Setup of the previous run:
Design system, start of the top module:
module system
  #(parameter WIDTH = 24)
   (input aclk,
    input aresetn,
    input [WIDTH-1:0] s_axis_tdata,
    input s_axis_tvalid,
    output s_axis_tready,
    input s_axis_tlast,
    input [3:0] s_axis_tuser,
    output [2*WIDTH-1:0] m_axis_tdata,
    output m_axis_tvalid,
    input m_axis_tready,
    output m_axis_tlast,
    output [3:0] m_axis_tuser);
    localparam SEED = 7'b1011101;
    wire [WIDTH-1:0] s2e_tdata;
    wire s2e_tvalid;
    wire s2e_tready;
    wire s2e_tlast;
    wire [3:0] s2e_tuser;
    scrambler #(.WIDTH(WIDTH), .SEED(SEED)) scrambler_i(
        .aclk(aclk),
        .aresetn(aresetn),
        .s_axis_tdata(s_axis_tdata),
        .s_axis_tvalid(s_axis_tvalid),
        .s_axis_tready(s_axis_tready),
        .s_axis_tuser(s_axis_tuser),
        .s_axis_tlast(s_axis_tlast),
        .m_axis_tdata(s2e_tdata),
        .m_axis_tvalid(s2e_tvalid),
        .m_axis_tready(s2e_tready),
        .m_axis_tuser(s2e_tuser),
        .m_axis_tlast(s2e_tlast)
    );
    encoder #(.WIDTH(WIDTH)) encoder_i(
        .aclk(aclk),
        .aresetn(aresetn),
        .s_axis_tdata(s2e_tdata),
        .s_axis_tvalid(s2e_tvalid),
        .s_axis_tready(s2e_tready),
        .s_axis_tuser(s2e_tuser),
        .s_axis_tlast(s2e_tlast),
        .m_axis_tdata(m_axis_tdata),
        .m_axis_tvalid(m_axis_tvalid),
        .m_axis_tready(m_axis_tready),
        .m_axis_tuser(m_axis_tuser),
        .m_axis_tlast(m_axis_tlast)
    );
endmodule
For scale: about 610 cells after synthesis, ~97 flip-flops, roughly 0.0061 mm^2 of cells after synthesis.
make LEC_CHECK=0 CAP_MARGIN=15 CELL_PAD_IN_SITES_DETAIL_PLACEMENT=2 CORE_ASPECT_RATIO=0.71 CORE_MARGIN=2 CORE_UTILIZATION=40 CTS_CLUSTER_SIZE=29 HOLD_SLACK_MARGIN=-0.03 MIN_ROUTING_LAYER=met2 PLACE_DENSITY=0.76 SETUP_SLACK_MARGIN=0.11 SLEW_MARGIN=20 TNS_END_PERCENT=5 finish   # period 1.68 ns
run.sh (not shown) runs the stock make flow with config.mk's settings and CLKGATE_MAP_FILE=.
Seen in the log of the previous run: DPL-0033 during 4_1_cts, after which the run never completed.
### the previous run -> the current run
Settings: MIN_ROUTING_LAYER: met2 -> unset; HOLD_SLACK_MARGIN: -0.03 -> unset; SETUP_SLACK_MARGIN: 0.11 -> unset; CORE_ASPECT_RATIO: 0.71 -> unset; CELL_PAD_IN_SITES_DETAIL_PLACEMENT: 2 -> unset; CAP_MARGIN: 15 -> 20; CTS_CLUSTER_SIZE: 29 -> unset; TNS_END_PERCENT: 5 -> unset; PLACE_DENSITY: 0.76 -> unset; the clock period (ns, I/O delays scaled along): 1.68 -> 2.78.
Findings:
- The sole clean run among the previous run and the current run is the current run.
- Compared with the previous run, vertical die size in the current run increased by more than 10%.
- From the previous run to the current run, count of library flops with an enable pin did not move at all.
- For standard-cell row count, dividing the value from the previous run by the value from the current run gives 0.841.
- The setup slack after placement of the current run was superior to that of the previous run.
- Diff the previous run -> the current run | weighted congestion reported at the end of routability-driven placement | down by more than 10%
- The placed wire-length estimate of the current run falls short of that of the previous run by about 46%.

* * *

Starting RTL as in the previous note.
export LEC_CHECK = 0
export ABC_AREA = 0
export CAP_MARGIN = 20
export CORE_MARGIN = 2
export CORE_UTILIZATION = 66
export HOLD_SLACK_MARGIN = 0.29
export SETUP_SLACK_MARGIN = 0.52
export SLEW_MARGIN = 20
create_clock -name core_clock -period 1.81 [get_ports {aclk}]
The starting point ended with an error in clock tree synthesis.
Then changed:
ABC_AREA = 1   (was 0)
CORE_UTILIZATION = 64   (was 66)
HOLD_SLACK_MARGIN = default   (was 0.29)
SETUP_SLACK_MARGIN = default   (was 0.52)
clock period = 2.62 ns   (was 1.81 ns; I/O delays follow)
After rerunning: With this change the flow produced a clean layout; area after synthesis grows by 1.5%; die size grows by 4.5%; synthesized cell count grows by 45%.
Then changed:
ABC_AREA = default   (was 1)
CORE_UTILIZATION = 40   (was 64)
clock period = 4.0 ns   (was 2.62 ns; I/O delays follow)
Outcome: First-iteration DRC count came out higher by 3.2%; worst setup slack improves by 0.74 ns; die area came out higher by about 55%; worst hold slack degrades by 0.020 ns; global-route usage came out lower by 14 points; area after synthesis came out lower by 1.5%; clock power came out lower by 12%; via count came out lower by about 20%; cell area barely changes; clock skew came out lower by 0.0098 ns.
Then changed:
CORE_ASPECT_RATIO = 0.5   (was default)
CORE_MARGIN = 5   (was 2)
CORE_UTILIZATION = 56   (was 40)
CTS_CLUSTER_DIAMETER = 287   (was default)
CTS_CLUSTER_SIZE = 87   (was default)
PLACE_DENSITY = 0.35   (was default)
TNS_END_PERCENT = 15   (was default)
After rerunning:
- design area drops by 1.0%
- combinational power barely changes
- synthesized area does not change
Then changed:
CAP_MARGIN = 15   (was 20)
CELL_PAD_IN_SITES_DETAIL_PLACEMENT = 2   (was default)
CORE_ASPECT_RATIO = default   (was 0.5)
CORE_MARGIN = 4   (was 5)
CORE_UTILIZATION = 40   (was 56)
CTS_CLUSTER_DIAMETER = default   (was 287)
CTS_CLUSTER_SIZE = default   (was 87)
HOLD_SLACK_MARGIN = 0.01   (was default)
MIN_ROUTING_LAYER = met2   (was default)
PLACE_DENSITY = default   (was 0.35)
TNS_END_PERCENT = default   (was 15)
What happened:
- sequential cell count does not change
- design area rises by 1.7%
- sequential power barely changes
- critical path depth stays the same
- utilization is lower by 19 points
- wire length went up by 48%
- die size increases by about 30%
- via count goes up by 49%

* * *

## north
The RTL this note starts from:
==> flow/design.v <==
`timescale 1ns / 1ps
module scrambler
 #(parameter WIDTH = 32,
   parameter SEED = 7'b1111111)
  (input aclk,
   input aresetn,
   input [WIDTH-1:0] s_axis_tdata,
   input [3:0] s_axis_tuser,
   input s_axis_tvalid,
   output s_axis_tready,
   input s_axis_tlast,
   output reg [WIDTH-1:0] m_axis_tdata,
   output reg [3:0] m_axis_tuser,
   output reg m_axis_tvalid,
   input m_axis_tready,
   output reg m_axis_tlast);
  localparam TAIL_MASK = {{7{1'b0}}, {(WIDTH-7){1'b1}}};
  wire axis_tready_int = m_axis_tready;
  assign s_axis_tready = axis_tready_int;
  wire m_handshake = m_axis_tvalid && axis_tready_int;
  wire s_handshake = s_axis_tvalid && axis_tready_int;
  reg [6:0] lfsr;
  wire [WIDTH-1:0] fb;
  genvar i;
  generate
    for (i = 0; i < WIDTH; i = i + 1) begin : gen_feedback
      if (i < 4)
        assign fb[i] = lfsr[i+3] ^ lfsr[i];
      else if (i < 7)
        assign fb[i] = lfsr[i] ^ fb[i-4];
      else
        assign fb[i] = fb[i-7] ^ fb[i-4];
    end
  endgenerate
  always @(posedge aclk)
    if (~aresetn) begin
      m_axis_tdata <= {WIDTH{1'b0}};
      m_axis_tuser <= 4'h0;
      m_axis_tlast <= 1'b0;
      m_axis_tvalid <= 1'b0;
    end
    else if (s_handshake) begin
      if (s_axis_tlast)
        m_axis_tdata <= (s_axis_tdata ^ fb) & TAIL_MASK;
      else
        m_axis_tdata <= s_axis_tdata ^ fb;
      m_axis_tuser <= s_axis_tuser;
      m_axis_tlast <= s_axis_tlast;
      m_axis_tvalid <= 1'b1;
    end
    else if (m_handshake)
      m_axis_tvalid <= 1'b0;
  always @(posedge aclk)
    if (~aresetn)
      lfsr <= SEED;
    else if (s_handshake)
      lfsr <= fb[WIDTH-1:WIDTH-7];
endmodule
`timescale 1ns / 1ps
module encoder
 #(parameter WIDTH = 24)
  (input aclk,
   input aresetn,
   input [WIDTH-1:0] s_axis_tdata,
   input [3:0] s_axis_tuser,
   input s_axis_tvalid,
   output s_axis_tready,
   input s_axis_tlast,
   output reg [2*WIDTH-1:0] m_axis_tdata,
   output reg [3:0] m_axis_tuser,
   output reg m_axis_tvalid,
   input m_axis_tready,
   output reg m_axis_tlast);
  localparam HISTSIZE = 6;
  wire axis_tready_int = m_axis_tready;
  assign s_axis_tready = axis_tready_int;
  wire m_handshake = m_axis_tvalid && axis_tready_int;
  wire s_handshake = s_axis_tvalid && axis_tready_int;
  reg [2*WIDTH-1:0] m_axis_tdata_int;
  wire [WIDTH-1:0] g0;
  wire [WIDTH-1:0] g1;
  wire [2*WIDTH-1:0] hr;
  wire [2*WIDTH-1:0] tfr;
  wire [2*WIDTH-1:0] ttr;
  reg [HISTSIZE-1:0] history;
  wire [WIDTH+HISTSIZE-1:0] operand = {s_axis_tdata, history};
  genvar i;
  generate
    for (i = 0; i < WIDTH; i = i + 1) begin : gen_poly
      assign g0[i] = operand[i+6] ^ operand[i+4] ^ operand[i+3] ^ operand[i+1] ^ operand[i];
      assign g1[i] = g0[i] ^ operand[i+5] ^ operand[i+1];
    end
    for (i = 0; i < 2*WIDTH-1; i = i + 2) begin : gen_half_rate
      assign hr[i]   = g0[i/2];
      assign hr[i+1] = g1[i/2];
    end
    for (i = 0; i < 3*WIDTH/2-2; i = i + 3) begin : gen_two_thirds
      assign ttr[i]   = g0[2*(i/3)];
      assign ttr[i+1] = g1[2*(i/3)];
      assign ttr[i+2] = g0[2*(i/3)+1];
    end
    for (i = 0; i < 4*WIDTH/3-3; i = i + 4) begin : gen_three_fourths
      assign tfr[i]   = g0[i-i/4];
      assign tfr[i+1] = g1[i-i/4];
      assign tfr[i+2] = g0[i-i/4+1];
      assign tfr[i+3] = g1[i-i/4+2];
    end
  endgenerate
  assign ttr[2*WIDTH-1:3*WIDTH/2] = 0;
  assign tfr[2*WIDTH-1:4*WIDTH/3] = 0;
  always @*
    case (s_axis_tuser)
      4'b1111, 4'b0111, 4'b1011, 4'b0011:
        m_axis_tdata_int = tfr;
      4'b0001:
        m_axis_tdata_int = ttr;
      default:
        m_axis_tdata_int = hr;
    endcase
  always @(posedge aclk)
    if (~aresetn) begin
      m_axis_tdata <= {2*WIDTH{1'b0}};
      m_axis_tuser <= 4'h0;
      m_axis_tlast <= 1'b0;
      m_axis_tvalid <= 1'b0;
    end
    else if (s_handshake) begin
      m_axis_tdata <= m_axis_tdata_int;
      m_axis_tuser <= s_axis_tuser;
      m_axis_tlast <= s_axis_tlast;
      m_axis_tvalid <= 1'b1;
    end
    else if (m_handshake)
      m_axis_tvalid <= 1'b0;
  always @(posedge aclk)
    if (~aresetn)
      history <= {HISTSIZE{1'b0}};
    else if (s_handshake)
      history <= s_axis_tdata[WIDTH-1:WIDTH-HISTSIZE];
endmodule
`timescale 1ns / 1ps
module system
  #(parameter WIDTH = 24)
   (input aclk,
    input aresetn,
    input [WIDTH-1:0] s_axis_tdata,
    input s_axis_tvalid,
    output s_axis_tready,
    input s_axis_tlast,
    input [3:0] s_axis_tuser,
    output [2*WIDTH-1:0] m_axis_tdata,
    output m_axis_tvalid,
    input m_axis_tready,
    output m_axis_tlast,
    output [3:0] m_axis_tuser);
    localparam SEED = 7'b1011101;
    wire [WIDTH-1:0] s2e_tdata;
    wire s2e_tvalid;
    wire s2e_tready;
    wire s2e_tlast;
    wire [3:0] s2e_tuser;
    scrambler #(.WIDTH(WIDTH), .SEED(SEED)) scrambler_i(
        .aclk(aclk),
        .aresetn(aresetn),
        .s_axis_tdata(s_axis_tdata),
        .s_axis_tvalid(s_axis_tvalid),
        .s_axis_tready(s_axis_tready),
        .s_axis_tuser(s_axis_tuser),
        .s_axis_tlast(s_axis_tlast),
        .m_axis_tdata(s2e_tdata),
        .m_axis_tvalid(s2e_tvalid),
        .m_axis_tready(s2e_tready),
        .m_axis_tuser(s2e_tuser),
        .m_axis_tlast(s2e_tlast)
    );
    encoder #(.WIDTH(WIDTH)) encoder_i(
        .aclk(aclk),
        .aresetn(aresetn),
        .s_axis_tdata(s2e_tdata),
        .s_axis_tvalid(s2e_tvalid),
        .s_axis_tready(s2e_tready),
        .s_axis_tuser(s2e_tuser),
        .s_axis_tlast(s2e_tlast),
        .m_axis_tdata(m_axis_tdata),
        .m_axis_tvalid(m_axis_tvalid),
        .m_axis_tready(m_axis_tready),
        .m_axis_tuser(m_axis_tuser),
        .m_axis_tlast(m_axis_tlast)
    );
endmodule
Settings: LEC_CHECK=0, ABC_AREA=1, CAP_MARGIN=20, CORE_ASPECT_RATIO=1.07, CORE_MARGIN=2, CORE_UTILIZATION=72, CTS_CLUSTER_DIAMETER=232, CTS_CLUSTER_SIZE=71, GPL_TIMING_DRIVEN=1, MAX_ROUTING_LAYER=met4, PLACE_DENSITY_LB_ADDON=0.09, SETUP_SLACK_MARGIN=0.62, SLEW_MARGIN=20, TNS_END_PERCENT=75; clock period 2.11 ns.
north: it failed during clock tree synthesis (4_1_cts), and the tool reported DPL-0038.
diff inputs: north => south
Settings: removing CORE_ASPECT_RATIO (formerly 1.07); removing ABC_AREA (formerly 1); removing CTS_CLUSTER_SIZE (formerly 71); removing GPL_TIMING_DRIVEN (formerly 1); removing MAX_ROUTING_LAYER (formerly met4); removing SETUP_SLACK_MARGIN (formerly 0.62); removing PLACE_DENSITY_LB_ADDON (formerly 0.09); changing CORE_UTILIZATION from 72 to 66; removing TNS_END_PERCENT (formerly 75); removing CTS_CLUSTER_DIAMETER (formerly 232); changing the clock period (ns, I/O delays scaled along) from 2.11 to 2.34.
[summary]
Of north and south, only north never reached the final stage.
Comparing the two runs side by side, south comes out behind north on area of the placeable core.
Of north and south, the run reporting the higher detailed placement HPWL was north.
In the tables for north and south, area of the mapped netlist reads lower with south.
Delta (south minus north): area of the synthesized netlist per yosys stat fell about 1.5%; register share after synthesis shows an increase of 0.48 points.
What east does differently from south at the input level:
Settings: an added HOLD_SLACK_MARGIN of 0.28; a change of CAP_MARGIN from 20 to 40; a change of the clock period (ns, I/O delays scaled along) from 2.34 to 1.67.
### Flow results
- Flow for east halted at global routing (5_1_grt), error code DPL-0038.
- Every stage of the flow completed for south, and the final layout passed the timing, design-rule and antenna checks.
- When east is set beside south, its half-perimeter wire length of the detailed placement result turns out to be 3400 um larger.
- Floorplan-stage core utilization: south vs east identical
- Pre-CTS setup slack: east vs south down 610 ps
- There was hardly any difference in top-level port count between south and east.
- Between south and east, the flow reports weighted congestion reported at the end of routability-driven placement increasing by a little under 10%.
- Summary of the comparison: quantity of gates resized following cts is higher in east, relative to south.
- From south to east, number of enable flip-flop cells did not move at all.
- Compared south against east; area fraction in mux cells within noise.
- As far as area of the synthesized netlist per yosys stat goes, south and east are indistinguishable; the numbers are identical.
- As far as chip width goes, south and east are indistinguishable; the numbers are identical.
[inputs] west vs east
Settings: changing CAP_MARGIN from 40 to 20; changing HOLD_SLACK_MARGIN from 0.28 to 0.29; setting ABC_AREA to 1 for the first time; changing the clock period (ns, I/O delays scaled along) from 1.67 to 1.81.
Notes after the runs:
west finished end to end and its layout was clean on timing, DRC and antenna. Cell resize tally after clock tree synthesis for west is lower than for east. Taking east as 1.0, west lands at 1.4 on number of nets at floorplan. In west relative to east, die size had gone up slightly. The fraction of the mapped netlist area in simple logic gates of west is higher than that of east. Measured against each other, west and east differ in average size of a mapped cell, the higher figure coming from east. The buffers inserted during post-CTS setup optimization number comes out higher for east vs west. Area fraction in compound gates after synthesis in west is 4.1 points below east. Summary — effective utilization at floorplan, west relative to east: lower, by 1.6 points. east reports its main combinational cell family by area after synthesis as XOR/XNOR gates while west reports simple AND/OR/NAND/NOR gates. In the tables for west and east, die outline height reads lower with east.
#### Input delta (middle over west)
Settings: putting TNS_END_PERCENT at 5 where nothing was set; swapping 1 for 0 in ABC_AREA; swapping 1.81 for 1.7 in the clock period (ns, I/O delays scaled along).
- The flow completed for middle, but it is not clean: the layout still shows negative setup slack.
- Measured against middle, the total cell area at the placement stage of west comes out at 0.948 times the reference value.
- Fraction of power spent switching nets was lower in middle than in west.
- middle vs. west: logic share of the area now larger, core utilization before placement now larger, total power of the final layout now larger, layout buffer count excluding clock buffers now larger.
- [diff] maximum vdd drop, middle relative to west: regression
Power figures rest on the tool's default switching activity, not on a simulated workload.
